$ cat design.v
`default_nettype none
module organ_tone (
    input  logic        clk,
    input  logic        rst,
    input  logic [3:0]  SW,
    output logic        tone,
    output logic [15:0] lcd_freq
);
logic newclock;  
logic reset;  
logic [31:0]d;  
logic [31:0]desiredfreq;  
logic [23:0] LcdDisplay;  
logic [31:0] ScopeInfoB;  
getdesiredfreq getfreq (.clk(clk), .SW(SW[3:1]),.desiredfreq(desiredfreq),
.LcdDisplay(LcdDisplay),.LcdinfoDisplay(lcd_freq),.ScopeInfoB(ScopeInfoB));
counter counter1(.clk(clk), .reset(reset | rst), .Q(d));
clockdiv clockdiv1(.d(d),.desiredfreq(desiredfreq),.clk(clk),.rst(rst),.reset(reset),.newclock(newclock));
mux2 mux (.a(newclock), .b(1'b0),.sel(SW[0]),.out(tone));
endmodule
module counter(input logic clk, input logic reset, output logic [31:0] Q);
always_ff @ (posedge (clk))
begin 
	if (reset)
		begin
		Q<=32'b1;
		end
	else
		Q<=Q+32'b1;
end
endmodule
module clockdiv (input logic [31:0] d,input logic [31:0] desiredfreq,input logic clk, input logic rst, output logic reset, output logic newclock);
always_ff @ (posedge (clk))
begin
	if (rst)
		begin
		newclock<=1'b0;
		reset<=1'b0;
		end
	else if (d==((32'd25000000/(desiredfreq))-32'd1))
		begin
		newclock<=1'b1;
		end
	else if (d>=((32'd50000000/(desiredfreq))-32'b1))
		begin
		newclock<=1'b0;
		reset<=1'b1;
		end
	else
		begin
		newclock<= newclock;
		reset<=1'b0;
		end
end
endmodule
module getdesiredfreq (
input logic clk, 
input logic [2:0] SW,
output logic [31:0] desiredfreq, 
output logic [23:0] LcdDisplay,
output logic [15:0] LcdinfoDisplay,
output logic [31:0] ScopeInfoB);
parameter character_0 =8'h30;
parameter character_1 =8'h31;
parameter character_2 =8'h32;
parameter character_3 =8'h33;
parameter character_4 =8'h34;
parameter character_5 =8'h35;
parameter character_6 =8'h36;
parameter character_7 =8'h37;
parameter character_8 =8'h38;
parameter character_9 =8'h39;
parameter character_A =8'h41;
parameter character_B =8'h42;
parameter character_C =8'h43;
parameter character_D =8'h44;
parameter character_E =8'h45;
parameter character_F =8'h46;
parameter character_G =8'h47;
parameter character_H =8'h48;
parameter character_I =8'h49;
parameter character_J =8'h4A;
parameter character_K =8'h4B;
parameter character_L =8'h4C;
parameter character_M =8'h4D;
parameter character_N =8'h4E;
parameter character_O =8'h4F;
parameter character_P =8'h50;
parameter character_Q =8'h51;
parameter character_R =8'h52;
parameter character_S =8'h53;
parameter character_T =8'h54;
parameter character_U =8'h55;
parameter character_V =8'h56;
parameter character_W =8'h57;
parameter character_X =8'h58;
parameter character_Y =8'h59;
parameter character_Z =8'h5A;
parameter character_lowercase_a= 8'h61;
parameter character_lowercase_b= 8'h62;
parameter character_lowercase_c= 8'h63;
parameter character_lowercase_d= 8'h64;
parameter character_lowercase_e= 8'h65;
parameter character_lowercase_f= 8'h66;
parameter character_lowercase_g= 8'h67;
parameter character_lowercase_h= 8'h68;
parameter character_lowercase_i= 8'h69;
parameter character_lowercase_j= 8'h6A;
parameter character_lowercase_k= 8'h6B;
parameter character_lowercase_l= 8'h6C;
parameter character_lowercase_m= 8'h6D;
parameter character_lowercase_n= 8'h6E;
parameter character_lowercase_o= 8'h6F;
parameter character_lowercase_p= 8'h70;
parameter character_lowercase_q= 8'h71;
parameter character_lowercase_r= 8'h72;
parameter character_lowercase_s= 8'h73;
parameter character_lowercase_t= 8'h74;
parameter character_lowercase_u= 8'h75;
parameter character_lowercase_v= 8'h76;
parameter character_lowercase_w= 8'h77;
parameter character_lowercase_x= 8'h78;
parameter character_lowercase_y= 8'h79;
parameter character_lowercase_z= 8'h7A;
parameter character_colon = 8'h3A;           
parameter character_stop = 8'h2E;            
parameter character_semi_colon = 8'h3B;    
parameter character_minus = 8'h2D;          
parameter character_divide = 8'h2F;          
parameter character_plus = 8'h2B;           
parameter character_comma = 8'h2C;           
parameter character_less_than = 8'h3C;     
parameter character_greater_than = 8'h3E;  
parameter character_equals = 8'h3D;          
parameter character_question = 8'h3F;       
parameter character_dollar = 8'h24;          
parameter character_space=8'h20;            
parameter character_exclaim=8'h21;           
always_comb
	case(SW[2:0])
	3'b000: 
		begin
		desiredfreq=32'd523; 
		LcdDisplay={character_D,character_O,character_space}; 
		LcdinfoDisplay=16'h0523;
		ScopeInfoB={character_S,character_0,character_0,character_0};
		end
	3'b001: 
		begin 
		desiredfreq=32'd587; 
		LcdDisplay={character_R,character_E,character_space}; 
		LcdinfoDisplay=16'h0587;
		ScopeInfoB={character_S,character_0,character_0,character_1};
		end
	3'b010: 
		begin 
		desiredfreq=32'd659; 
		LcdDisplay={character_M, character_E,character_space}; 
		LcdinfoDisplay=16'h0659;
		ScopeInfoB={character_S,character_0,character_1,character_0};
		end
	3'b011: 
		begin 
		desiredfreq=32'd698; 
		LcdDisplay={character_F, character_A,character_space}; 
		LcdinfoDisplay=16'h0698;
		ScopeInfoB={character_S,character_0,character_1,character_1};
		end
	3'b100: 
		begin 
		desiredfreq=32'd783; 
		LcdDisplay={character_S, character_O,character_space}; 
		LcdinfoDisplay=16'h0783;
		ScopeInfoB={character_S,character_1,character_0,character_0};
		end
	3'b101: 
		begin 
		desiredfreq=32'd880; 
		LcdDisplay={character_L, character_A,character_space}; 
		LcdinfoDisplay=16'h0880;
		ScopeInfoB={character_S,character_1,character_0,character_1};
		end
	3'b110: 
		begin 
		desiredfreq=32'd987; 
		LcdDisplay={character_T, character_I,character_space};
		LcdinfoDisplay=16'h0987;
		ScopeInfoB={character_S,character_1,character_1,character_0};
		end
	3'b111: 
		begin 
		desiredfreq=32'd1046; 
		LcdDisplay={character_D, character_O, character_2};
		LcdinfoDisplay=16'h1046;
		ScopeInfoB={character_S,character_1,character_1,character_1};
		end
	default:
		begin 
		desiredfreq=32'd1000; 
		LcdDisplay={character_N, character_O,character_space};		
		LcdinfoDisplay=16'h1000;
		ScopeInfoB={character_S,character_lowercase_z,character_lowercase_z,character_lowercase_z};
		end 
	endcase
endmodule
module mux2 (input logic a, input logic b, input logic sel, output logic out);
assign out=sel?a:b;
endmodule
$ cat run.sh
#!/bin/bash
# the make line also repeats each setting of config.mk as NAME=value (left out here)
make -C /OpenROAD-flow-scripts/flow DESIGN_CONFIG=/design/flow/config.mk WORK_HOME=/design/flow/orfs CLKGATE_MAP_FILE= finish
$ cat config.mk
export PLATFORM = sky130hd
export DESIGN_NAME = organ_tone
export DESIGN_NICKNAME = organ_tone
export VERILOG_FILES = /design/flow/design.v
export SDC_FILE = /design/flow/constraint.sdc
export NUM_CORES = 4
export LEC_CHECK = 0
export ABC_AREA = 1
export CAP_MARGIN = 20
export CORE_MARGIN = 2
export CORE_UTILIZATION = 58
export HOLD_SLACK_MARGIN = 0.3
export PLACE_DENSITY = 0.6
export SLEW_MARGIN = 20
$ cat constraint.sdc
create_clock -name core_clock -period 57.6 [get_ports {clk}]
set_input_delay 11.5200 -clock core_clock [delete_from_list [all_inputs] [get_ports {clk}]]
set_output_delay 11.5200 -clock core_clock [all_outputs]
set_load 0.01 [all_outputs]
==> out/metrics.cfg, run 1 <==
[synthesis]
common_cells=nand2_1 (2582), inv_1 (1329), nor2_1 (896), nand3_1 (827), ha_1 (467)
xor_share_pct=6.059
synth_area_um2=54140
adder_share_pct=10.79
largest_area_cell=nand2_1
yosysSeqAreaShare_pct=1.257
synth_cell_types=106
edf_count=0
ys_top_logic_family=simple AND/OR/NAND/NOR gates
synth_chip_area_um2=54140
async_reset_ff_share_pct=0
ys_cells=9630
ys_ff=34
top_cell=nand2_1
mux_share_pct=0.1132
yosys_most_used_dff=dfxtp_1
postSynthCellCount=9630
yosysWarnings=3
yosys-top-cells-area=nand2_1 (18%), ha_1 (11%), inv_1 (9.2%)
simple_gate_area_share_pct=55.29
yosysTopAreaCellShare_pct=17.90
ys_sh_aoi_pct=12.75
syn_avg_cell_area_um2=5.622

[run_status]
tool.error=[ERROR GRT-0232] Routing congestion too high. Check the congestion heatmap in the GUI.
lastStage=5_1_grt
status=did not finish

[clocking]
cts_made_buffers=5
clockBufferDepth=2
cts_max_level=2
clock_sinks=34
cts_root_buffer=clkbuf_16

[die]
chipWidth_um=309.5
core_um2=92910
die_h_um=309.5
placementRows=112
chipArea_um2=95810
fp_util_pct=58.27
ios=23

[global_routing]
overflow=107
track_usage_pct=66.18

[placement]
dp_hpwl_um=196600
gp_congestion=1.140
numPortBuffers=19

## through the flow
stage	area (µm²)	hold slack [ns]	worst slack [ns]	cells	TNS, ns
after floorplan	55690	0.4086	-0.07227	9635	-0.1027
after global placement	72870	0.4619	-3.455	13045	-6.872
after detailed placement	72870	0.4654	-4.436	13045	-8.868
after CTS	75290	0.4796	0.004885	13227	0
## routing by layer
layer / overflow / track usage [%]
met4: 34 / 57.34
met1: 2 / 70.74
met2: 66 / 86.22
met5: 0 / 22.75
met3: 5 / 43.55
## what timing repair did
action / 4_1_cts
cloned: 7
gates resized: 264
setup endpoints to repair: 2
hold buffers: 0
buffers inserted: 167
pin swaps: 178
==> run 2: changes to the inputs <==
ABC_AREA = not set   (was 1)
CORE_ASPECT_RATIO = 1.03   (was not set)
CORE_UTILIZATION = 65   (was 58)
GPL_ROUTABILITY_DRIVEN = 1   (was not set)
HOLD_SLACK_MARGIN = not set   (was 0.3)
MAX_ROUTING_LAYER = met5   (was not set)
SETUP_SLACK_MARGIN = -2.0   (was not set)
clock period = 71.5 ns   (was 57.6 ns; I/O delays follow)
==> out/metrics.cfg, run 2 <==
[run_status]
status=finished with violations
so_faults=negative setup slack

[setup_path]
r2r_start=counter1.Q[3]
cp.depth=316
arrival_ns=74.14
startpoint=SW[2]
worstSetupStartpointType=input pin
cp_max_fo=7
critical_path.top_delay_family=AND-OR/OR-AND gates
r2r-end=counter1.Q[31]
regToRegSetupSlack_ns=67.56
worstSetupPathType=input pin to register
critPathRequiredTime_ns=71.70
reg2regPathDepth=16
crit_path_end=clockdiv1.reset
cpMostUsedCell=a21oi_2
setup.worst_path.end_class=register
critical_path.max_stage_delay_ns=0.57
cp_slowest_cell=o31ai_1
path_buffers=29

[clocking]
cts_max_level=2
cts_tree=done
clockBufferDepth=2
path_clk_slew_ns=0.06
ctsHoldBuffers=0
clk_latency_ns=0.30
clock_sinks=34
cts_made_buffers=5
cts_root_buffer=clkbuf_16

[final_layout]
final_nets=9255
fin_cells=9806
syn_to_final_growth_pct=32.03
stdcell_area_um2=67680

[synthesis]
edf_count=0
yosys-top-cells-area=ha_1 (11%), xnor2_1 (6.4%), a21oi_1 (5.5%)
yosysTopAreaCellShare_pct=11.40
ys_top_logic_family=AND-OR/OR-AND gates
top_cell=nor2_1
yosysWarnings=3
yosysSeqAreaShare_pct=1.328
common_cells=nor2_1 (719), nand2_1 (634), a21oi_1 (568), ha_1 (467), o21ai_0 (425)
synth_cell_types=201
yosys_most_used_dff=dfxtp_1
async_reset_ff_share_pct=0
simple_gate_area_share_pct=30.54
adder_share_pct=11.40
ys_ff=34
postSynthCellCount=7299
synth_chip_area_um2=51260
synth_area_um2=51260
largest_area_cell=ha_1
xor_share_pct=9.941
ys_sh_aoi_pct=36.76
mux_share_pct=4.894
ys_cells=7299
syn_avg_cell_area_um2=7.023

[global_routing]
track_usage_pct=50.74
grt_pass1_vias=64120
grt_max_degree=60
overflow=0
grt_pass1_wl_um=335900
antenna_found_initial=15

[die]
core_um2=78070
chipWidth_um=280.7
ios=23
chipArea_um2=81130
fp_util_pct=65.66
placementRows=104
die_h_um=289.0

[route]
routed-wl-met3_um=35540
met1Wirelength_um=82090
viasPerCell=7.287
drc=0
drtAntennaViolNets=0
wirelength_um=235600
drt-initial-drc-count=9952
drtPass1Iterations=15
num_vias=71454
avgRoutedWirePerCell_um=24.02
top_layer_used=met5
met2_length_um=94940

[final_timing]
fin_crit_ns=73.94
finalClockPeriodUsage_pct=103.4
setup_slack_ns=-2.444
worst_slew_pin_slew_ns=1.261
relSlewSlack_pct=15.42
setup_viol=2
max_clock_freq_ghz=0.01352
setup_tns_ns=-4.716
finClkSkew_ns=0.01067
drv_slew=0
holdWs_ns=0.5055
rsz0062_at_grt=yes
hold_violations=0

[placement]
dp_cells=9630
dp_hpwl_um=169700
gp_congestion=1.176
numPortBuffers=19
dpl_cell_area_um2=64400

[min_path]
hold_path_class=register to register
hold_path_end=clockdiv1.reset
hold_start=clockdiv1.reset
hold_depth=2

[job]
openroad.warnings=48
max_cap_viol_count=0

[run 2: area by class of cell]
cell class,instances,area (µm²)
timing repair buffer,1760,13330
clock inverter,3,45.04
tap,1007,1260
sequential,34,680.7
inverter,175,701.9
clock buffer,5,125.1
antenna,16,40.04
fill,4671,10390
multi-input combinational,6806,51500
[run 2: routing by layer]
metal | vias to the layer above | GRT usage, %
li1 | 31016 | -
met1 | 32459 | 60.38
met2 | 5841 | 77.11
met3 | 2124 | 17.43
met4 | 14 | 34.18
met5 | - | 0.2331
[run 2: what timing repair did]
| action | CTS | global route |
|---|---|---|
| pin swaps | 3 | 262 |
| endpoints found under the setup margin | 2 | 2 |
| resized | 25 | 387 |
| setup buffers | 4 | 162 |
| cloned | 0 | 5 |
[run 2: metrics by stage]
step	util, %	worst slack, ns
6_report	86.69	-2.444
5_1_grt	86.65	-4.482
4_1_cts	82.89	-1.992
3_5_place_dp	82.49	-2.950
3_3_place_gp	82.49	-1.351
2_1_floorplan	-	-2.768
==> run 3: changes to the inputs <==
CELL_PAD_IN_SITES_DETAIL_PLACEMENT = 2   (was not set)
CORE_ASPECT_RATIO = not set   (was 1.03)
CORE_MARGIN = 3   (was 2)
CORE_UTILIZATION = 26   (was 65)
CTS_CLUSTER_SIZE = 42   (was not set)
GPL_ROUTABILITY_DRIVEN = not set   (was 1)
GPL_TIMING_DRIVEN = 0   (was not set)
HOLD_SLACK_MARGIN = 0.28   (was not set)
MAX_ROUTING_LAYER = not set   (was met5)
PLACE_DENSITY = not set   (was 0.6)
PLACE_DENSITY_LB_ADDON = 0.22   (was not set)
SETUP_SLACK_MARGIN = 5.0   (was -2.0)
SLEW_MARGIN = 30   (was 20)
TNS_END_PERCENT = 55   (was not set)
clock period = 100.0 ns   (was 71.5 ns; I/O delays follow)
==> out/metrics.cfg, run 3 <==
[synthesis]
top_cell=nor2_1
ys_ff=34
postSynthCellCount=7299
ys_top_logic_family=AND-OR/OR-AND gates
yosysWarnings=3
synth_area_um2=51260
synth_chip_area_um2=51260
xor_share_pct=9.941
synth_cell_types=201
yosys_most_used_dff=dfxtp_1
yosys-top-cells-area=ha_1 (11%), xnor2_1 (6.4%), a21oi_1 (5.5%)
simple_gate_area_share_pct=30.54
ys_cells=7299
async_reset_ff_share_pct=0
adder_share_pct=11.40
yosysSeqAreaShare_pct=1.328
common_cells=nor2_1 (719), nand2_1 (634), a21oi_1 (568), ha_1 (467), o21ai_0 (425)
yosysTopAreaCellShare_pct=11.40
ys_sh_aoi_pct=36.76
edf_count=0
mux_share_pct=4.894
largest_area_cell=ha_1
syn_avg_cell_area_um2=7.023

[route]
drc=0
wirelength_um=277700
drtAntennaViolNets=0
avgRoutedWirePerCell_um=27.40
viasPerCell=6.204
num_vias=62863
drt-initial-drc-count=4490
drtPass1Iterations=6

[global_routing]
track_usage_pct=25.39
grt_pass1_wl_um=411200
use_met2_pct=41.98
antenna_found_initial=5
overflow=0
grt-busiest-layer=met2
grt_max_degree=49
gr-usage-met3_pct=2.045
grt_pass1_vias=65043
grt_util_met1_pct=33.79

[placement]
dp_hpwl_um=218300
dpl_cell_area_um2=55320
dp_slack_ns=-12.20
numPortBuffers=19
gp_congestion=0.9976

[min_path]
hold_path_end=clockdiv1.reset
hold_start=clockdiv1.reset
hold_path_class=register to register
hold_depth=2

[setup_path]
cp_slowest_cell=or4_4
cp.depth=364
critical_path.top_delay_family=AND-OR/OR-AND gates
worstSetupPathType=input pin to register
worstSetupStartpointType=input pin
crit_path_end=clockdiv1.reset
path_buffers=56
critPathRequiredTime_ns=100.16
arrival_ns=92.35
r2r-end=counter1.Q[31]
r2r_start=counter1.Q[3]
critical_path.max_stage_delay_ns=0.58
startpoint=SW[3]
regToRegSetupSlack_ns=95.86
cp_max_fo=11
reg2regPathDepth=17
setup.worst_path.end_class=register
cpMostUsedCell=ha_1

[run_status]
status=finished clean

[clocking]
clock_sinks=34
clockBufferDepth=2
clk_latency_ns=0.30
cts_made_buffers=5
cts_max_level=2
path_clk_slew_ns=0.06
cts_root_buffer=clkbuf_16
cts_tree=done

[die]
placementRows=162
core_um2=195400
ios=23
chipArea_um2=202500
chipWidth_um=450.0
fp_util_pct=26.24
die_h_um=450.0

[final_timing]
drv_slew=0
setup_slack_ns=7.813
finClkSkew_ns=0.01241
holdWs_ns=0.4839
rsz0062_at_grt=no
fin_crit_ns=92.19
max_clock_freq_ghz=0.01085
setup_viol=0
worst_slew_pin_slew_ns=1.050
finalClockPeriodUsage_pct=92.19
hold_violations=0
relSlewSlack_pct=30.02

[final_layout]
syn_to_final_growth_pct=15.26
n_fill_cell=23155
final_nets=7977
final_util_pct=30.24
flop_area_um2=680.7
logic_area_um2=50060
stdcell_area_um2=59080

[job]
max_cap_viol_count=0
openroad.warnings=44

run 3: stage by stage:
step,instances,TNS (ns)
final,10133,0
after global routing,10128,0
after CTS,10019,0
after detailed placement,9966,-24.30
after global placement,9947,-23.33
after floorplan,7304,0
run 3: layer usage:
| layer | vias to the layer above | share of wire (%) |
|---|---|---|
| li1 | 28324 | - |
| met1 | 32273 | 44 |
| met2 | 1731 | 46 |
| met3 | 531 | 4.6 |
| met4 | 4 | 5.2 |
| met5 | - | 0.0083 |
run 3: final cells by class:
| type | instances | area share [%] |
|---|---|---|
| multi-input cells | 6803 | 84.73 |
| well taps | 2624 | 5.557 |
| plain buffers | 293 | 4.076 |
| repair buffers | 191 | 2.965 |
| inverters | 175 | 1.194 |
| flip-flops and latches | 34 | 1.152 |
| clock buffers | 6 | 0.2351 |
| clock inverters | 1 | 0.05082 |
| diodes | 5 | 0.02118 |
| repair inverters | 1 | 0.01482 |
run 3: what timing repair did:
action / in CTS / in global routing
hold buffers: 0 / 0
cloned: 2 / 0
buffers inserted: 44 / 109
endpoints found under the setup margin: 2 / 2
pin swaps: 36 / 91
resized: 303 / 371
==> run 4: changes to the inputs <==
CELL_PAD_IN_SITES_DETAIL_PLACEMENT = not set   (was 2)
CORE_ASPECT_RATIO = 1.93   (was not set)
CORE_MARGIN = 2   (was 3)
CORE_UTILIZATION = 54   (was 26)
CTS_CLUSTER_DIAMETER = 381   (was not set)
CTS_CLUSTER_SIZE = 99   (was 42)
HOLD_SLACK_MARGIN = not set   (was 0.28)
PLACE_DENSITY_LB_ADDON = not set   (was 0.22)
SETUP_SLACK_MARGIN = not set   (was 5.0)
SLEW_MARGIN = 20   (was 30)
TNS_END_PERCENT = not set   (was 55)
==> out/metrics.cfg, run 4 <==
[clocking]
clk_latency_ns=0.35
cts_made_buffers=5
cts_root_buffer=clkbuf_16
clock_sinks=34
clockBufferDepth=2
path_clk_slew_ns=0.07
cts_tree=done
cts_max_level=2

[setup_path]
cp_max_fo=10
cp_slowest_cell=or4b_4
critical_path.top_delay_family=AND-OR/OR-AND gates
cp.depth=336
cpMostUsedCell=ha_1
regToRegSetupSlack_ns=95.83
crit_path_end=clockdiv1.reset
worstSetupStartpointType=input pin
arrival_ns=97.89
reg2regPathDepth=17
critical_path.max_stage_delay_ns=0.65
startpoint=SW[2]
path_buffers=54
r2r-end=counter1.Q[31]
worstSetupPathType=input pin to register
r2r_start=counter1.Q[3]
critPathRequiredTime_ns=100.20
setup.worst_path.end_class=register

[synthesis]
mux_share_pct=4.894
async_reset_ff_share_pct=0
ys_ff=34
yosysSeqAreaShare_pct=1.328
synth_cell_types=201
ys_top_logic_family=AND-OR/OR-AND gates
edf_count=0
simple_gate_area_share_pct=30.54
syn_avg_cell_area_um2=7.023
ys_cells=7299
adder_share_pct=11.40
yosysWarnings=3
largest_area_cell=ha_1
common_cells=nor2_1 (719), nand2_1 (634), a21oi_1 (568), ha_1 (467), o21ai_0 (425)
top_cell=nor2_1
yosysTopAreaCellShare_pct=11.40
postSynthCellCount=7299
synth_area_um2=51260
yosys-top-cells-area=ha_1 (11%), xnor2_1 (6.4%), a21oi_1 (5.5%)
xor_share_pct=9.941
ys_sh_aoi_pct=36.76
yosys_most_used_dff=dfxtp_1
synth_chip_area_um2=51260

[route]
met1Wirelength_um=75540
top_layer_used=met5
drtAntennaViolNets=0
avgRoutedWirePerCell_um=30.39
met2_length_um=120100
wirelength_um=264800
drt-initial-drc-count=5812
drc=0
num_vias=64060
viasPerCell=7.351
routed-wl-met3_um=27000
drtPass1Iterations=7

[die]
fp_util_pct=54.25
core_um2=94490
placementRows=157
chipWidth_um=225.8
chipArea_um2=97540
ios=23
die_h_um=432.0

[global_routing]
overflow=0
track_usage_pct=53.98
grt_max_degree=49
antenna_found_initial=17
grt_pass1_vias=63062
grt_pass1_wl_um=395000

[final_layout]
stdcell_area_um2=55780
final_util_pct=59.04
final_nets=7906
syn_to_final_growth_pct=8.814

[final_timing]
finalClockPeriodUsage_pct=97.69
max_clock_freq_ghz=0.01024
fin_crit_ns=97.69
relSlewSlack_pct=6.556
setup_viol=0
finClkSkew_ns=0.04777
worst_slew_pin_slew_ns=1.392
drv_slew=0
hold_violations=0

[placement]
dpl_cell_area_um2=53400
numPortBuffers=19
dp_hpwl_um=200100
gp_congestion=1.143

[run_status]
status=finished clean

[job]
openroad.warnings=46
max_cap_viol_count=0

[min_path]
hold_depth=2
hold_path_end=clockdiv1.reset
hold_path_class=register to register
hold_start=clockdiv1.reset

-- run 4: what timing repair did --
item                       4_1_cts  5_1_grt
setup endpoints to repair        2        2
hold buffers                     0        0
gates resized                  149      250
buffers inserted                10       70
pin swaps                        9       38
-- run 4: cell type report --
type | instances | area, µm²
clock inverters | 3 | 45.04
plain buffers | 288 | 2145
flip-flops and latches | 34 | 680.7
clock buffers | 5 | 125.1
repair buffers | 127 | 1154
diodes | 9 | 22.52
fillers | 9484 | 38710
multi-input cells | 6802 | 49330
inverters | 175 | 685.7
well taps | 1272 | 1592
-- run 4: through the flow --
step	worst slack (ns)	hold WS (ns)	std cells	TNS, ns
floorplan	11.75	0.4321	7304	0
global placement	-12.36	0.4571	8595	-24.59
detailed placement	-11.54	0.4706	8612	-22.93
CTS	0.03406	0.4791	8628	0
global route	-0.5833	0.5159	8710	-1.075
finish	2.313	0.4987	8715	0
-- run 4: per-layer routing --
layer	vias to the layer above	GRT usage (%)
met3	2271	24.78
met2	3807	86.39
met5	-	0.7168
li1	28277	-
met1	29683	43.99
met4	22	68.47
==> run 5: changes to the inputs <==
CORE_ASPECT_RATIO = 1.84   (was 1.93)
CORE_UTILIZATION = 53   (was 54)
CTS_CLUSTER_DIAMETER = 86   (was 381)
CTS_CLUSTER_SIZE = not set   (was 99)
GPL_ROUTABILITY_DRIVEN = 1   (was not set)
GPL_TIMING_DRIVEN = not set   (was 0)
MAX_ROUTING_LAYER = met5   (was not set)
PLACE_DENSITY = 0.62   (was not set)
SETUP_SLACK_MARGIN = 5.0   (was not set)
clock period = 88.2 ns   (was 100.0 ns; I/O delays follow)
==> out/metrics.cfg, run 5 <==
[clocking]
cts_made_buffers=5
cts_root_buffer=clkbuf_16
cts_tree=done
cts_max_level=2
clock_sinks=34
clk_latency_ns=0.29
clockBufferDepth=2
ctsHoldBuffers=0
path_clk_slew_ns=0.06

[synthesis]
edf_count=0
ys_ff=34
top_cell=nor2_1
largest_area_cell=ha_1
async_reset_ff_share_pct=0
simple_gate_area_share_pct=30.54
syn_avg_cell_area_um2=7.023
yosys_most_used_dff=dfxtp_1
mux_share_pct=4.894
ys_sh_aoi_pct=36.76
yosysSeqAreaShare_pct=1.328
synth_chip_area_um2=51260
yosys-top-cells-area=ha_1 (11%), xnor2_1 (6.4%), a21oi_1 (5.5%)
postSynthCellCount=7299
yosysTopAreaCellShare_pct=11.40
yosysWarnings=3
ys_cells=7299
ys_top_logic_family=AND-OR/OR-AND gates
synth_cell_types=201
adder_share_pct=11.40
xor_share_pct=9.941
common_cells=nor2_1 (719), nand2_1 (634), a21oi_1 (568), ha_1 (467), o21ai_0 (425)
synth_area_um2=51260

[final_layout]
syn_to_final_growth_pct=11.55
fin_cells=8765
n_fill_cell=9295
final_util_pct=59.72
final_nets=7978

[global_routing]
grt_pass1_wl_um=368100
antenna_found_initial=20
grt_pass1_vias=61550
track_usage_pct=48.59
overflow=0
grt_max_degree=59

[placement]
numPortBuffers=19
dp_hpwl_um=193100
gp_congestion=1.097
dp_cells=8557

[die]
fp_util_pct=53.53
chipWidth_um=233.3
chipArea_um2=99340
placementRows=154
die_h_um=425.9
ios=23
core_um2=95760

[final_timing]
finClkSkew_ns=0.003234
worst_slew_pin_slew_ns=1.242
setup_tns_ns=0
rsz0062_at_grt=no
max_clock_freq_ghz=0.01237
finalClockPeriodUsage_pct=91.65
holdWs_ns=0.4665
setup_viol=0
fin_crit_ns=80.84
hold_violations=0
drv_slew=0
relSlewSlack_pct=16.31

[route]
num_vias=63857
drc=0
drtAntennaViolNets=0
wirelength_um=253300
drt-initial-drc-count=5399
drtPass1Iterations=6
avgRoutedWirePerCell_um=28.90
viasPerCell=7.285

[setup_path]
reg2regPathDepth=16
r2r-end=counter1.Q[31]
cp_max_fo=21
worstSetupPathType=input pin to register
setup.worst_path.end_class=register
critical_path.max_stage_delay_ns=0.80
crit_path_end=clockdiv1.reset
regToRegSetupSlack_ns=84.20
arrival_ns=81.00
startpoint=SW[1]
worstSetupStartpointType=input pin
cp_slowest_cell=o21ai_0
critical_path.top_delay_family=AND-OR/OR-AND gates
critPathRequiredTime_ns=88.36
cp.depth=323
path_buffers=23
r2r_start=counter1.Q[3]

[min_path]
hold_path_end=clockdiv1.reset
hold_path_class=register to register
hold_depth=2
hold_start=clockdiv1.reset

[run_status]
status=finished clean

[job]
max_cap_viol_count=0
openroad.warnings=44

[run 5: repair_timing]
action                                  in CTS  in global routing
resized                                    127                345
gates cloned                                 2                  8
setup buffers                               35                142
pin swaps                                   24                134
endpoints found under the setup margin       2                  2
[run 5: cell type report]
cell class / count / area (µm²) / share of cell area [%]
antenna: 11 / 27.53 / 0.04813
tap: 1248 / 1562 / 2.731
sequential: 34 / 680.7 / 1.190
clock inverter: 2 / 60.06 / 0.1050
timing repair buffer: 477 / 3730 / 6.522
inverter: 175 / 696.9 / 1.219
clock buffer: 6 / 138.9 / 0.2429
timing repair inverter: 1 / 8.758 / 0.01532
multi-input combinational: 6811 / 50280 / 87.93
[run 5: per-layer routing]
metal	share of wire [%]	global-route usage, %	up-vias
li1	-	-	28429
met1	30	41.68	29732
met2	47	82.99	3744
met3	8.4	13.98	1944
met4	15	58.14	8
met5	0.015	0	-
[run 5: per-stage QoR]
stage	area [µm²]	setup slack [ns]
2_1_floorplan	51390	5.001
3_3_place_gp	53310	0.4399
3_5_place_dp	53320	-1.196
4_1_cts	54310	5.069
5_1_grt	57160	4.195
6_report	57190	7.362
==> run 6: changes to the inputs <==
ABC_AREA = 1   (was not set)
CORE_ASPECT_RATIO = 1.03   (was 1.84)
CORE_UTILIZATION = 71   (was 53)
CTS_CLUSTER_DIAMETER = 359   (was 86)
PLACE_DENSITY = not set   (was 0.62)
PLACE_DENSITY_LB_ADDON = 0.21   (was not set)
SETUP_SLACK_MARGIN = -2.0   (was 5.0)
TNS_END_PERCENT = 5   (was not set)
clock period = 58.7 ns   (was 88.2 ns; I/O delays follow)
==> out/metrics.cfg, run 6 <==
[placement]
numPortBuffers=19
dp_hpwl_um=218900
dp_cells=12527
gp_congestion=1.254
dpl_cell_area_um2=69260
dp_slack_ns=-7.626

[synthesis]
ys_cells=9630
xor_share_pct=6.059
synth_chip_area_um2=54140
adder_share_pct=10.79
ys_top_logic_family=simple AND/OR/NAND/NOR gates
ys_sh_aoi_pct=12.75
largest_area_cell=nand2_1
edf_count=0
ys_ff=34
postSynthCellCount=9630
simple_gate_area_share_pct=55.29
yosys_most_used_dff=dfxtp_1
common_cells=nand2_1 (2582), inv_1 (1329), nor2_1 (896), nand3_1 (827), ha_1 (467)
yosys-top-cells-area=nand2_1 (18%), ha_1 (11%), inv_1 (9.2%)
yosysWarnings=3
synth_cell_types=106
top_cell=nand2_1
mux_share_pct=0.1132
yosysTopAreaCellShare_pct=17.90
synth_area_um2=54140
yosysSeqAreaShare_pct=1.257
syn_avg_cell_area_um2=5.622
async_reset_ff_share_pct=0

[die]
ios=23
placementRows=102
chipArea_um2=78480
chipWidth_um=276.1
die_h_um=284.3
fp_util_pct=71.90
core_um2=75300

[run_status]
tool.error=[ERROR DPL-0033] detailed placement checks failed during check placement.
lastStage=4_1_cts
status=did not finish

## run 6: per-stage QoR
stage | TNS [ns] | hold WS [ns]
after detailed placement | -15.24 | 0.4577
after global placement | -6.333 | 0.4424
after floorplan | -3.913 | 0.4086
==> run 7: changes to the inputs <==
ABC_AREA = 0   (was 1)
CAP_MARGIN = 40   (was 20)
CORE_ASPECT_RATIO = 1.6   (was 1.03)
CORE_MARGIN = 4   (was 2)
CORE_UTILIZATION = 32   (was 71)
CTS_CLUSTER_DIAMETER = not set   (was 359)
MAX_ROUTING_LAYER = not set   (was met5)
MIN_ROUTING_LAYER = met1   (was not set)
PLACE_DENSITY_LB_ADDON = 0.03   (was 0.21)
SETUP_SLACK_MARGIN = 5.0   (was -2.0)
SLEW_MARGIN = 35   (was 20)
TNS_END_PERCENT = 50   (was 5)
clock period = 100.0 ns   (was 58.7 ns; I/O delays follow)
==> out/metrics.cfg, run 7 <==
[final_timing]
worst_slew_pin_slew_ns=1.064
setup_tns_ns=0
hold_violations=0
finalClockPeriodUsage_pct=90.87
setup_viol=0
drv_slew=0
setup_slack_ns=9.131
finClkSkew_ns=0.003139
fin_crit_ns=90.87
rsz0062_at_grt=no
max_clock_freq_ghz=0.01100
relSlewSlack_pct=28.27

[route]
drtPass1Iterations=8
viasPerCell=6.301
drt-initial-drc-count=3409
avgRoutedWirePerCell_um=28.49
wirelength_um=266100
drc=0
num_vias=58856
drtAntennaViolNets=0

[global_routing]
grt_util_met1_pct=26.64
overflow=0
grt_pass1_wl_um=383200
grt_pass1_vias=58813
use_met2_pct=61.03
gr-usage-met3_pct=2.194
track_usage_pct=30.01
grt_max_degree=65
grt-busiest-layer=met2
antenna_found_initial=5

[final_layout]
n_fill_cell=17444
syn_to_final_growth_pct=7.122
final_nets=7752

[placement]
gp_congestion=0.9523
dp_slack_ns=1.747
dp_hpwl_um=218200
numPortBuffers=19

[synthesis]
ys_cells=7299
yosysWarnings=3
postSynthCellCount=7299
async_reset_ff_share_pct=0
syn_avg_cell_area_um2=7.023
synth_cell_types=201
largest_area_cell=ha_1
common_cells=nor2_1 (719), nand2_1 (634), a21oi_1 (568), ha_1 (467), o21ai_0 (425)
xor_share_pct=9.941
synth_area_um2=51260
yosys-top-cells-area=ha_1 (11%), xnor2_1 (6.4%), a21oi_1 (5.5%)
ys_sh_aoi_pct=36.76
ys_ff=34
synth_chip_area_um2=51260
edf_count=0
yosysTopAreaCellShare_pct=11.40
ys_top_logic_family=AND-OR/OR-AND gates
simple_gate_area_share_pct=30.54
adder_share_pct=11.40
yosys_most_used_dff=dfxtp_1
mux_share_pct=4.894
yosysSeqAreaShare_pct=1.328
top_cell=nor2_1

[die]
chipWidth_um=324.4
die_h_um=514.3
ios=23
core_um2=159000
chipArea_um2=166800
placementRows=185
fp_util_pct=32.24

[clocking]
cts_max_level=2
clockBufferDepth=2
path_clk_slew_ns=0.05
ctsHoldBuffers=0
cts_made_buffers=5
cts_tree=done
clock_sinks=34
clk_latency_ns=0.28
cts_root_buffer=clkbuf_16

[job]
openroad.warnings=44
max_cap_viol_count=0

[setup_path]
critPathRequiredTime_ns=100.19
cp_max_fo=25
arrival_ns=91.06
startpoint=SW[2]
cp.depth=324
worstSetupPathType=input pin to register
crit_path_end=clockdiv1.reset
regToRegSetupSlack_ns=96.04
setup.worst_path.end_class=register
r2r_start=counter1.Q[3]
cpMostUsedCell=ha_1
cp_slowest_cell=or4b_1
worstSetupStartpointType=input pin
path_buffers=30
critical_path.max_stage_delay_ns=0.66
critical_path.top_delay_family=AND-OR/OR-AND gates
r2r-end=counter1.Q[31]
reg2regPathDepth=16

[run_status]
status=finished clean

[min_path]
hold_path_end=clockdiv1.reset
hold_start=clockdiv1.reset
hold_depth=2
hold_path_class=register to register

-- run 7: what timing repair did --
| item | in CTS | in global routing |
|---|---|---|
| buffers inserted | 3 | 56 |
| resized | 37 | 124 |
| setup endpoints to repair | 2 | 2 |
| hold endpoints to repair | 0 | 0 |
| gates cloned | 2 | 5 |
| pin swaps | 3 | 22 |
-- run 7: metal layers --
| layer | routed length (µm) | vias up |
|---|---|---|
| met5 | 22 | - |
| met4 | 27050 | 4 |
| met3 | 8191 | 856 |
| met2 | 144600 | 1655 |
| met1 | 86190 | 28412 |
| li1 | - | 27929 |
-- run 7: layout make-up --
| cell class | instances | area, µm² | area share, % |
|---|---|---|---|
| inverters | 175 | 714.4 | 1.301 |
| clock inverters | 1 | 5.005 | 0.009114 |
| flip-flops and latches | 34 | 680.7 | 1.239 |
| well taps | 2057 | 2574 | 4.687 |
| clock buffers | 7 | 142.6 | 0.2597 |
| diodes | 3 | 7.507 | 0.01367 |
| multi-input cells | 6809 | 48820 | 88.90 |
| repair buffers | 254 | 1971 | 3.589 |
-- run 7: per-stage QoR --
step | utilization, % | std cells | hold slack, ns | cell area (µm²)
after floorplan | - | 7304 | 0.4321 | 51280
after global placement | 33.57 | 9249 | 0.4507 | 53380
after detailed placement | 33.63 | 9256 | 0.4531 | 53480
after CTS | 33.85 | 9269 | 0.4611 | 53830
after global routing | 34.53 | 9337 | 0.4960 | 54910
final | 34.53 | 9340 | 0.4647 | 54910
==> run 8: changes to the inputs <==
ABC_AREA = not set   (was 0)
CAP_MARGIN = 30   (was 40)
CELL_PAD_IN_SITES_GLOBAL_PLACEMENT = 3   (was not set)
CORE_ASPECT_RATIO = not set   (was 1.6)
CORE_MARGIN = 2   (was 4)
CORE_UTILIZATION = 69   (was 32)
CTS_CLUSTER_DIAMETER = 393   (was not set)
GPL_ROUTABILITY_DRIVEN = not set   (was 1)
GPL_TIMING_DRIVEN = 1   (was not set)
HOLD_SLACK_MARGIN = 0.23   (was not set)
MIN_ROUTING_LAYER = not set   (was met1)
PLACE_DENSITY_LB_ADDON = 0.15   (was 0.03)
SETUP_SLACK_MARGIN = not set   (was 5.0)
SLEW_MARGIN = 40   (was 35)
TNS_END_PERCENT = not set   (was 50)
clock period = 102.0 ns   (was 100.0 ns; I/O delays follow)
==> out/metrics.cfg, run 8 <==
[synthesis]
yosysSeqAreaShare_pct=1.328
synth_area_um2=51260
yosysTopAreaCellShare_pct=11.40
simple_gate_area_share_pct=30.54
largest_area_cell=ha_1
async_reset_ff_share_pct=0
yosys-top-cells-area=ha_1 (11%), xnor2_1 (6.4%), a21oi_1 (5.5%)
synth_chip_area_um2=51260
adder_share_pct=11.40
synth_cell_types=201
yosys_most_used_dff=dfxtp_1
postSynthCellCount=7299
top_cell=nor2_1
xor_share_pct=9.941
ys_top_logic_family=AND-OR/OR-AND gates
ys_cells=7299
ys_ff=34
syn_avg_cell_area_um2=7.023
yosysWarnings=3
mux_share_pct=4.894
common_cells=nor2_1 (719), nand2_1 (634), a21oi_1 (568), ha_1 (467), o21ai_0 (425)
edf_count=0
ys_sh_aoi_pct=36.76

[die]
fp_util_pct=70.03
core_um2=73210
die_h_um=276.6
chipArea_um2=76490
placementRows=99
chipWidth_um=276.6

[run_status]
status=did not finish
tool.error=[ERROR FLW-0024] Place density exceeds 1.0 (current PLACE_DENSITY_LB_ADDON =  0.15). Please check if the value of  PLACE_DENSITY_LB_ADDON is between 0 and 0.99.
lastStage=3_1_place_gp_skip_io

==> run 9: changes to the inputs <==
ABC_AREA = 1   (was not set)
CAP_MARGIN = 0   (was 30)
CELL_PAD_IN_SITES_GLOBAL_PLACEMENT = not set   (was 3)
CORE_UTILIZATION = 72   (was 69)
CTS_CLUSTER_DIAMETER = 255   (was 393)
CTS_CLUSTER_SIZE = 96   (was not set)
GPL_TIMING_DRIVEN = not set   (was 1)
HOLD_SLACK_MARGIN = not set   (was 0.23)
PLACE_DENSITY = 0.36   (was not set)
PLACE_DENSITY_LB_ADDON = not set   (was 0.15)
SLEW_MARGIN = 20   (was 40)
TNS_END_PERCENT = 5   (was not set)
clock period = 73.8 ns   (was 102.0 ns; I/O delays follow)
==> out/metrics.cfg, run 9 <==
[final_timing]
finClkSkew_ns=0.009390
relSlewSlack_pct=35.14
worst_slew_pin_slew_ns=0.9695
fin_crit_ns=70.63
setup_tns_ns=0
setup_viol=0
max_clock_freq_ghz=0.01416
setup_slack_ns=3.175
finalClockPeriodUsage_pct=95.70
drv_slew=0
hold_violations=0

[clocking]
clk_latency_ns=0.31
clockBufferDepth=2
cts_made_buffers=5
cts_root_buffer=clkbuf_16
ctsHoldBuffers=0
cts_tree=done
path_clk_slew_ns=0.06
clock_sinks=34
cts_max_level=2

[die]
fp_util_pct=72.73
chipArea_um2=77410
chipWidth_um=278.2
placementRows=100
ios=23
die_h_um=278.2
core_um2=74450

[setup_path]
r2r-end=counter1.Q[30]
worstSetupPathType=input pin to register
arrival_ns=70.86
crit_path_end=clockdiv1.reset
critical_path.top_delay_family=simple AND/OR/NAND/NOR gates
worstSetupStartpointType=input pin
startpoint=SW[2]
setup.worst_path.end_class=register
regToRegSetupSlack_ns=69.08
reg2regPathDepth=28
cpMostUsedCell=nand2_1
cp_slowest_cell=clkdlybuf4s50_1
path_buffers=66
r2r_start=counter1.Q[1]
cp_max_fo=21
critPathRequiredTime_ns=74.04
critical_path.max_stage_delay_ns=0.45
cp.depth=379

[route]
drtAntennaViolNets=0
wirelength_um=212400
drc=0
met2_length_um=86020
met1Wirelength_um=74710
routed-wl-met3_um=30780
drt-initial-drc-count=9369
avgRoutedWirePerCell_um=19.79
num_vias=68883
top_layer_used=met5
viasPerCell=6.418
drtPass1Iterations=8

[final_layout]
final_nets=10223
syn_to_final_growth_pct=3.926
flop_area_um2=680.7
final_util_pct=75.58
n_fill_cell=6483
logic_area_um2=46500

[global_routing]
grt_pass1_wl_um=322200
overflow=0
antenna_found_initial=11
grt_max_degree=41
grt_pass1_vias=62131
track_usage_pct=51.00

[synthesis]
synth_area_um2=54140
adder_share_pct=10.79
yosys-top-cells-area=nand2_1 (18%), ha_1 (11%), inv_1 (9.2%)
synth_chip_area_um2=54140
yosys_most_used_dff=dfxtp_1
ys_cells=9630
syn_avg_cell_area_um2=5.622
ys_top_logic_family=simple AND/OR/NAND/NOR gates
largest_area_cell=nand2_1
synth_cell_types=106
xor_share_pct=6.059
yosysSeqAreaShare_pct=1.257
mux_share_pct=0.1132
ys_sh_aoi_pct=12.75
yosysWarnings=3
yosysTopAreaCellShare_pct=17.90
simple_gate_area_share_pct=55.29
top_cell=nand2_1
async_reset_ff_share_pct=0
common_cells=nand2_1 (2582), inv_1 (1329), nor2_1 (896), nand3_1 (827), ha_1 (467)
edf_count=0
postSynthCellCount=9630
ys_ff=34

[placement]
dp_hpwl_um=165000
gp_congestion=1.131
dp_slack_ns=-2.209
numPortBuffers=19

[job]
openroad.warnings=45
max_cap_viol_count=0

[min_path]
hold_depth=1
hold_path_class=register to register
hold_path_end=counter1.Q[0]
hold_start=counter1.Q[0]

[run_status]
status=finished clean

## run 9: repair_timing
action,in CTS,in global routing
resized,15,133
pin swaps,2,33
buffers inserted,4,113
cloned,2,9
setup endpoints to repair,2,2
## run 9: area by class of cell
cell class                 count  area share (%)
clock buffer                   7          0.2535
inverter                    1455           10.04
timing repair buffer         261           3.602
clock inverter                 1        0.008895
tap                          969           2.155
sequential                    34           1.210
antenna                       12         0.05337
multi-input combinational   7990           82.65
timing repair inverter         3         0.03113
## run 9: layer usage
metal	up-vias	global-route usage, %
li1	31802	-
met4	12	38.86
met3	1519	13.66
met2	5182	78.08
met1	30368	60.75
met5	-	0
## run 9: stage by stage
step / hold WS, ns / std cells / cell area [µm²]
2_1_floorplan: 0.4086 / 9635 / 54160
3_3_place_gp: 0.4311 / 10584 / 54690
3_5_place_dp: 0.4490 / 10584 / 54690
4_1_cts: 0.4615 / 10598 / 54930
5_1_grt: 0.4834 / 10720 / 56240
6_report: 0.4656 / 10732 / 56270
==> run 10: changes to the inputs <==
ABC_AREA = not set   (was 1)
CAP_MARGIN = 20   (was 0)
CORE_UTILIZATION = 32   (was 72)
CTS_CLUSTER_DIAMETER = not set   (was 255)
CTS_CLUSTER_SIZE = not set   (was 96)
PLACE_DENSITY = not set   (was 0.36)
SLEW_MARGIN = 35   (was 20)
TNS_END_PERCENT = 20   (was 5)
clock period = 100.0 ns   (was 73.8 ns; I/O delays follow)
==> out/metrics.cfg, run 10 <==
[placement]
gp_congestion=1.008
dp_hpwl_um=172800
dpl_cell_area_um2=52970
numPortBuffers=19
dp_slack_ns=-0.9056
dp_cells=9205

[job]
max_cap_viol_count=0
openroad.warnings=44

[die]
fp_util_pct=32.29
ios=23
placementRows=146
chipWidth_um=404.2
chipArea_um2=163400
core_um2=158700
die_h_um=404.2

[clocking]
cts_tree=done
cts_root_buffer=clkbuf_16
cts_max_level=2
clockBufferDepth=2
clock_sinks=34
cts_made_buffers=5
clk_latency_ns=0.30
path_clk_slew_ns=0.06

[min_path]
hold_path_end=clockdiv1.reset
hold_start=clockdiv1.reset
hold_depth=2
hold_path_class=register to register

[setup_path]
critical_path.top_delay_family=AND-OR/OR-AND gates
critPathRequiredTime_ns=100.15
path_buffers=16
r2r-end=counter1.Q[31]
r2r_start=counter1.Q[3]
regToRegSetupSlack_ns=96.09
worstSetupStartpointType=input pin
critical_path.max_stage_delay_ns=0.69
cp_max_fo=29
reg2regPathDepth=16
startpoint=SW[2]
worstSetupPathType=input pin to register
cpMostUsedCell=ha_1
crit_path_end=clockdiv1.reset
setup.worst_path.end_class=register
cp.depth=330
arrival_ns=95.12
cp_slowest_cell=or4_1

[synthesis]
top_cell=nor2_1
xor_share_pct=9.941
synth_chip_area_um2=51260
largest_area_cell=ha_1
mux_share_pct=4.894
yosys-top-cells-area=ha_1 (11%), xnor2_1 (6.4%), a21oi_1 (5.5%)
synth_area_um2=51260
yosysTopAreaCellShare_pct=11.40
yosysWarnings=3
yosysSeqAreaShare_pct=1.328
yosys_most_used_dff=dfxtp_1
simple_gate_area_share_pct=30.54
async_reset_ff_share_pct=0
adder_share_pct=11.40
synth_cell_types=201
ys_sh_aoi_pct=36.76
ys_cells=7299
ys_top_logic_family=AND-OR/OR-AND gates
syn_avg_cell_area_um2=7.023
postSynthCellCount=7299
ys_ff=34
common_cells=nor2_1 (719), nand2_1 (634), a21oi_1 (568), ha_1 (467), o21ai_0 (425)
edf_count=0

[global_routing]
grt_max_degree=54
track_usage_pct=25.65
overflow=0
grt_pass1_vias=54976
grt_pass1_wl_um=334500
antenna_found_initial=9

[final_layout]
fin_cells=9256
stdcell_area_um2=53720
n_fill_cell=16957
final_util_pct=33.84
syn_to_final_growth_pct=4.799
final_nets=7652

[final_timing]
holdWs_ns=0.4843
finClkSkew_ns=0.01509
worst_slew_pin_slew_ns=0.9529
hold_violations=0
max_clock_freq_ghz=0.01053
drv_slew=0
setup_slack_ns=5.025
relSlewSlack_pct=36.02
fin_crit_ns=94.98
finalClockPeriodUsage_pct=94.98
setup_viol=0

[route]
viasPerCell=6.448
drtAntennaViolNets=0
drt-initial-drc-count=6335
drc=0
wirelength_um=222100
drtPass1Iterations=7
avgRoutedWirePerCell_um=24.00
num_vias=59684

[run_status]
status=finished clean

[run 10: final cells by class]
cell class | instances | area, µm² | share of cell area, %
Antenna cell | 4 | 10.01 | 0.01863
Clock buffer | 6 | 138.9 | 0.2585
Clock inverter | 2 | 12.51 | 0.02329
Inverter | 175 | 691.9 | 1.288
Multi-Input combinational cell | 6806 | 48370 | 90.03
Sequential cell | 34 | 680.7 | 1.267
Tap cell | 2072 | 2592 | 4.826
Timing Repair Buffer | 157 | 1231 | 2.292
[run 10: routing by layer]
| layer | routed length (µm) | part of all wire (%) | track usage (%) | up-vias |
|---|---|---|---|---|
| li1 | - | - | - | 27802 |
| met1 | 95120 | 43 | 34.45 | 28508 |
| met2 | 95640 | 43 | 40.80 | 2806 |
| met3 | 18730 | 8.4 | 2.956 | 564 |
| met4 | 12600 | 5.7 | 11.79 | 4 |
| met5 | 35 | 0.016 | 0 | - |
[run 10: metrics by stage]
step | setup TNS [ns]
after floorplan | 0
after global placement | -2.223
after detailed placement | -1.759
after CTS | 0
after global routing | -0.05873
final | 0
[run 10: repair_timing]
action                     CTS  global route
gates cloned                 0             4
pin swaps                    0             7
gates resized                6            56
hold buffers                 0             0
buffers inserted             0            35
setup endpoints to repair    2             2
==> run 11: changes to the inputs <==
ABC_AREA = 1   (was not set)
CORE_UTILIZATION = 70   (was 32)
CTS_CLUSTER_DIAMETER = 255   (was not set)
CTS_CLUSTER_SIZE = 96   (was not set)
PLACE_DENSITY = 0.36   (was not set)
SLEW_MARGIN = 20   (was 35)
TNS_END_PERCENT = 5   (was 20)
clock period = 78.8 ns   (was 100.0 ns; I/O delays follow)
==> out/metrics.cfg, run 11 <==
[run_status]
status=finished clean

[global_routing]
antenna_found_initial=9
grt_pass1_wl_um=312500
overflow=0
grt_max_degree=43
track_usage_pct=48.88
grt_pass1_vias=60496

[setup_path]
arrival_ns=74.76
critical_path.top_delay_family=simple AND/OR/NAND/NOR gates
cp_max_fo=29
reg2regPathDepth=28
critical_path.max_stage_delay_ns=0.43
crit_path_end=clockdiv1.reset
worstSetupStartpointType=input pin
r2r-end=counter1.Q[30]
cp.depth=367
cpMostUsedCell=nand2_1
critPathRequiredTime_ns=79.07
r2r_start=counter1.Q[1]
regToRegSetupSlack_ns=74.03
setup.worst_path.end_class=register
cp_slowest_cell=nor2_4
worstSetupPathType=input pin to register
path_buffers=59
startpoint=SW[2]

[route]
avgRoutedWirePerCell_um=19.40
num_vias=66993
drtAntennaViolNets=0
viasPerCell=6.282
drt-initial-drc-count=8565
wirelength_um=206900
drtPass1Iterations=10
drc=0

[placement]
dp_slack_ns=0.7293
gp_congestion=1.114
dpl_cell_area_um2=54220
dp_hpwl_um=161900
dp_cells=10572
numPortBuffers=19

[min_path]
hold_depth=1
hold_path_end=counter1.Q[0]
hold_path_class=register to register
hold_start=counter1.Q[0]

[final_timing]
hold_violations=0
max_clock_freq_ghz=0.01342
relSlewSlack_pct=36.14
fin_crit_ns=74.49
setup_tns_ns=0
setup_viol=0
holdWs_ns=0.4599
finalClockPeriodUsage_pct=94.53
worst_slew_pin_slew_ns=0.9544
setup_slack_ns=4.310
drv_slew=0
finClkSkew_ns=0.01701

[clocking]
cts_made_buffers=5
cts_max_level=2
path_clk_slew_ns=0.08
clock_sinks=34
clockBufferDepth=2
cts_root_buffer=clkbuf_16
cts_tree=done
ctsHoldBuffers=0
clk_latency_ns=0.33

[job]
max_cap_viol_count=0
openroad.warnings=45

[die]
core_um2=76200
chipWidth_um=282.1
die_h_um=282.1
chipArea_um2=79590
placementRows=101
ios=23
fp_util_pct=71.05

[synthesis]
ys_cells=9630
ys_ff=34
xor_share_pct=6.059
common_cells=nand2_1 (2582), inv_1 (1329), nor2_1 (896), nand3_1 (827), ha_1 (467)
mux_share_pct=0.1132
ys_sh_aoi_pct=12.75
edf_count=0
synth_area_um2=54140
syn_avg_cell_area_um2=5.622
yosysSeqAreaShare_pct=1.257
synth_chip_area_um2=54140
largest_area_cell=nand2_1
synth_cell_types=106
postSynthCellCount=9630
yosys-top-cells-area=nand2_1 (18%), ha_1 (11%), inv_1 (9.2%)
simple_gate_area_share_pct=55.29
yosys_most_used_dff=dfxtp_1
async_reset_ff_share_pct=0
yosysWarnings=3
yosysTopAreaCellShare_pct=17.90
ys_top_logic_family=simple AND/OR/NAND/NOR gates
top_cell=nand2_1
adder_share_pct=10.79

[final_layout]
final_util_pct=72.45
n_fill_cell=7079
flop_area_um2=680.7
syn_to_final_growth_pct=1.969
fin_cells=10664
final_nets=10095
stdcell_area_um2=55210
logic_area_um2=46290

## run 11: cell type report
| class | count | area share, % |
|---|---|---|
| Multi-Input combinational cell | 7989 | 83.85 |
| Inverter | 1455 | 10.23 |
| Tap cell | 1030 | 2.334 |
| Timing Repair Buffer | 137 | 1.949 |
| Sequential cell | 34 | 1.233 |
| Clock buffer | 5 | 0.2266 |
| Clock inverter | 3 | 0.1246 |
| Antenna cell | 11 | 0.04986 |
## run 11: what timing repair did
item | 4_1_cts | 5_1_grt
resized | 0 | 74
setup buffers | 0 | 66
endpoints found under the hold margin | 0 | 0
endpoints found under the setup margin | 0 | 2
## run 11: routing by layer
| metal | vias up | global-route usage, % | routed length (µm) |
|---|---|---|---|
| met5 | - | 0 | 59 |
| met4 | 8 | 38.03 | 19150 |
| met3 | 1255 | 13.46 | 28250 |
| met2 | 4448 | 74.69 | 84290 |
| met1 | 29747 | 57.80 | 75130 |
| li1 | 31535 | - | - |
==> run 12: changes to the inputs <==
ABC_AREA = not set   (was 1)
CORE_ASPECT_RATIO = 1.93   (was not set)
CORE_MARGIN = 10   (was 2)
CORE_UTILIZATION = 59   (was 70)
CTS_CLUSTER_DIAMETER = 381   (was 255)
CTS_CLUSTER_SIZE = 65   (was 96)
PLACE_DENSITY = 0.35   (was 0.36)
TNS_END_PERCENT = not set   (was 5)
clock period = 100.0 ns   (was 78.8 ns; I/O delays follow)
==> out/metrics.cfg, run 12 <==
[final_timing]
holdWs_ns=0.4750
hold_violations=0
drv_slew=0
finClkSkew_ns=0.003960
finalClockPeriodUsage_pct=95.74
fin_crit_ns=95.74
max_clock_freq_ghz=0.01044
relSlewSlack_pct=13.28
setup_tns_ns=0
worst_slew_pin_slew_ns=1.287
setup_viol=0

[synthesis]
ys_top_logic_family=AND-OR/OR-AND gates
xor_share_pct=9.941
ys_ff=34
syn_avg_cell_area_um2=7.023
yosysWarnings=3
synth_chip_area_um2=51260
async_reset_ff_share_pct=0
yosysSeqAreaShare_pct=1.328
simple_gate_area_share_pct=30.54
adder_share_pct=11.40
yosysTopAreaCellShare_pct=11.40
postSynthCellCount=7299
yosys_most_used_dff=dfxtp_1
synth_area_um2=51260
synth_cell_types=201
ys_sh_aoi_pct=36.76
ys_cells=7299
common_cells=nor2_1 (719), nand2_1 (634), a21oi_1 (568), ha_1 (467), o21ai_0 (425)
mux_share_pct=4.894
yosys-top-cells-area=ha_1 (11%), xnor2_1 (6.4%), a21oi_1 (5.5%)
edf_count=0
largest_area_cell=ha_1
top_cell=nor2_1

[setup_path]
crit_path_end=clockdiv1.reset
cp.depth=325
critical_path.top_delay_family=AND-OR/OR-AND gates
startpoint=SW[2]
regToRegSetupSlack_ns=96.18
worstSetupPathType=input pin to register
r2r-end=clockdiv1.reset
critical_path.max_stage_delay_ns=0.93
path_buffers=20
cp_slowest_cell=o41ai_1
setup.worst_path.end_class=register
arrival_ns=95.91
critPathRequiredTime_ns=100.17
worstSetupStartpointType=input pin
cpMostUsedCell=ha_1
cp_max_fo=29
reg2regPathDepth=25
r2r_start=counter1.Q[0]

[route]
drtPass1Iterations=15
viasPerCell=7.456
wirelength_um=242200
drc=0
num_vias=62921
drtAntennaViolNets=0
drt-initial-drc-count=6198
avgRoutedWirePerCell_um=28.70

[clocking]
cts_tree=done
cts_root_buffer=clkbuf_16
path_clk_slew_ns=0.06
clockBufferDepth=2
clk_latency_ns=0.30
cts_max_level=2
cts_made_buffers=5
clock_sinks=34

[run_status]
status=finished clean

[placement]
dpl_cell_area_um2=52730
gp_congestion=1.170
numPortBuffers=19
dp_hpwl_um=185800

[min_path]
hold_start=clockdiv1.reset
hold_path_class=register to register
hold_depth=2
hold_path_end=clockdiv1.reset

[job]
openroad.warnings=46
max_cap_viol_count=0

[final_layout]
final_nets=7761
syn_to_final_growth_pct=4.103
flop_area_um2=680.7
n_fill_cell=8559
stdcell_area_um2=53370
logic_area_um2=48310

[die]
ios=23
chipWidth_um=232.2
placementRows=150
chipArea_um2=99720
fp_util_pct=59.38
die_h_um=429.5
core_um2=86330

[global_routing]
grt_max_degree=67
track_usage_pct=46.40
antenna_found_initial=17
overflow=0
grt_pass1_vias=61901
grt_pass1_wl_um=361500

[run 12: what timing repair did]
| action | CTS | global route |
|---|---|---|
| setup buffers | 0 | 16 |
| setup endpoints to repair | 2 | 2 |
| pin swaps | 0 | 5 |
| hold buffers | 0 | 0 |
| resized | 8 | 54 |
| gates cloned | 1 | 1 |
[run 12: metrics by stage]
step / setup WS (ns) / utilization [%] / std cells
CTS: 0.2233 / 61.32 / 8410
floorplan: 11.75 / - / 7304
finish: 4.259 / 61.81 / 8439
detailed placement: -1.140 / 61.08 / 8401
global route: -0.1631 / 61.79 / 8430
global placement: -0.8325 / 61.07 / 8401
[run 12: cell type report]
cell class / instances / share of cell area, %
Clock inverter: 3 / 0.07503
Antenna cell: 10 / 0.04689
Inverter: 175 / 1.285
Tap cell: 1140 / 2.673
Timing Repair Buffer: 268 / 3.894
Multi-Input combinational cell: 6804 / 90.52
Clock buffer: 5 / 0.2345
Sequential cell: 34 / 1.275
[run 12: layer usage]
layer | vias to the layer above | part of all wire [%] | GRT usage [%]
met5 | - | 0.041 | 0.1983
met4 | 12 | 14 | 53.49
met3 | 2024 | 9.3 | 12.77
met2 | 3957 | 47 | 78.65
met1 | 28947 | 30 | 41.00
li1 | 27981 | - | -
==> run 13: changes to the inputs <==
ABC_AREA = 1   (was not set)
CORE_ASPECT_RATIO = not set   (was 1.93)
CORE_MARGIN = 2   (was 10)
CORE_UTILIZATION = 72   (was 59)
CTS_CLUSTER_DIAMETER = 232   (was 381)
CTS_CLUSTER_SIZE = 28   (was 65)
MAX_ROUTING_LAYER = met4   (was not set)
PLACE_DENSITY = not set   (was 0.35)
PLACE_DENSITY_LB_ADDON = 0.2   (was not set)
SETUP_SLACK_MARGIN = 2.43   (was not set)
clock period = 71.2 ns   (was 100.0 ns; I/O delays follow)
==> out/metrics.cfg, run 13 <==
[global_routing]
grt_pass1_wl_um=316100
grt_max_degree=49
overflow=0
track_usage_pct=51.47
antenna_found_initial=7
grt_pass1_vias=61263

[setup_path]
arrival_ns=67.16
cp.depth=364
cpMostUsedCell=nand2_1
cp_max_fo=19
setup.worst_path.end_class=register
r2r-end=counter1.Q[31]
critical_path.max_stage_delay_ns=0.52
worstSetupPathType=input pin to register
r2r_start=counter1.Q[2]
crit_path_end=clockdiv1.newclock
startpoint=SW[1]
cp_slowest_cell=nor3_1
path_buffers=52
critPathRequiredTime_ns=71.35
reg2regPathDepth=29
critical_path.top_delay_family=simple AND/OR/NAND/NOR gates
regToRegSetupSlack_ns=66.83
worstSetupStartpointType=input pin

[synthesis]
yosys-top-cells-area=nand2_1 (18%), ha_1 (11%), inv_1 (9.2%)
yosysTopAreaCellShare_pct=17.90
async_reset_ff_share_pct=0
edf_count=0
ys_cells=9630
largest_area_cell=nand2_1
yosys_most_used_dff=dfxtp_1
postSynthCellCount=9630
ys_top_logic_family=simple AND/OR/NAND/NOR gates
yosysSeqAreaShare_pct=1.257
ys_sh_aoi_pct=12.75
xor_share_pct=6.059
yosysWarnings=3
synth_area_um2=54140
common_cells=nand2_1 (2582), inv_1 (1329), nor2_1 (896), nand3_1 (827), ha_1 (467)
adder_share_pct=10.79
mux_share_pct=0.1132
simple_gate_area_share_pct=55.29
ys_ff=34
top_cell=nand2_1
synth_chip_area_um2=54140
syn_avg_cell_area_um2=5.622
synth_cell_types=106

[placement]
numPortBuffers=19
dp_slack_ns=-4.059
dp_hpwl_um=159700
dpl_cell_area_um2=54230
gp_congestion=1.166

[die]
core_um2=74450
fp_util_pct=72.73
die_h_um=278.2
ios=23
chipWidth_um=278.2
chipArea_um2=77410
placementRows=100

[final_layout]
final_nets=10285
stdcell_area_um2=58060
syn_to_final_growth_pct=7.231

[run_status]
status=finished clean

[route]
drtAntennaViolNets=0
wirelength_um=212900
drc=0
num_vias=69022
drt-initial-drc-count=9295
viasPerCell=6.393
avgRoutedWirePerCell_um=19.71
drtPass1Iterations=14

[final_timing]
worst_slew_pin_slew_ns=1.109
relSlewSlack_pct=25.77
setup_tns_ns=0
setup_viol=0
setup_slack_ns=4.185
finalClockPeriodUsage_pct=94.12
fin_crit_ns=67.01
hold_violations=0
finClkSkew_ns=0.005805
max_clock_freq_ghz=0.01492
rsz0062_at_grt=no
drv_slew=0

[clocking]
cts_tree=done
cts_max_level=2
clock_sinks=34
ctsHoldBuffers=0
cts_made_buffers=5
cts_root_buffer=clkbuf_16
clockBufferDepth=2
path_clk_slew_ns=0.05
clk_latency_ns=0.28

[job]
openroad.warnings=43
max_cap_viol_count=0

[min_path]
hold_depth=2
hold_path_class=register to register
hold_path_end=counter1.Q[20]
hold_start=counter1.Q[20]

[run 13: area by class of cell]
cell class / instances / area, µm²
multi-input cells: 7994 / 47780
fillers: 6245 / 16390
inverters: 1455 / 5679
repair buffers: 319 / 2506
well taps: 969 / 1212
flip-flops and latches: 34 / 680.7
clock buffers: 7 / 142.6
diodes: 15 / 37.54
repair inverters: 3 / 17.52
clock inverters: 1 / 5.005
[run 13: metrics by stage]
stage	std cells	utilization (%)	hold WS [ns]
finish	10797	77.98	0.5000
global route	10792	77.97	0.5115
CTS	10579	74.03	0.4854
detailed placement	10524	72.85	0.4786
global placement	10524	72.85	0.4671
floorplan	9635	-	0.4086
[run 13: timing repair]
action | CTS | global route
setup endpoints to repair | 2 | 2
cloned | 3 | 12
gates resized | 115 | 377
pin swaps | 27 | 147
setup buffers | 44 | 191
[run 13: metal layers]
| layer | wire, µm | GRT usage [%] | vias to the layer above |
|---|---|---|---|
| li1 | - | - | 31956 |
| met1 | 75430 | 59.71 | 30437 |
| met2 | 87320 | 77.60 | 5047 |
| met3 | 30050 | 12.26 | 1582 |
| met4 | 20060 | 37.24 | 0 |
| met5 | 0 | - | - |
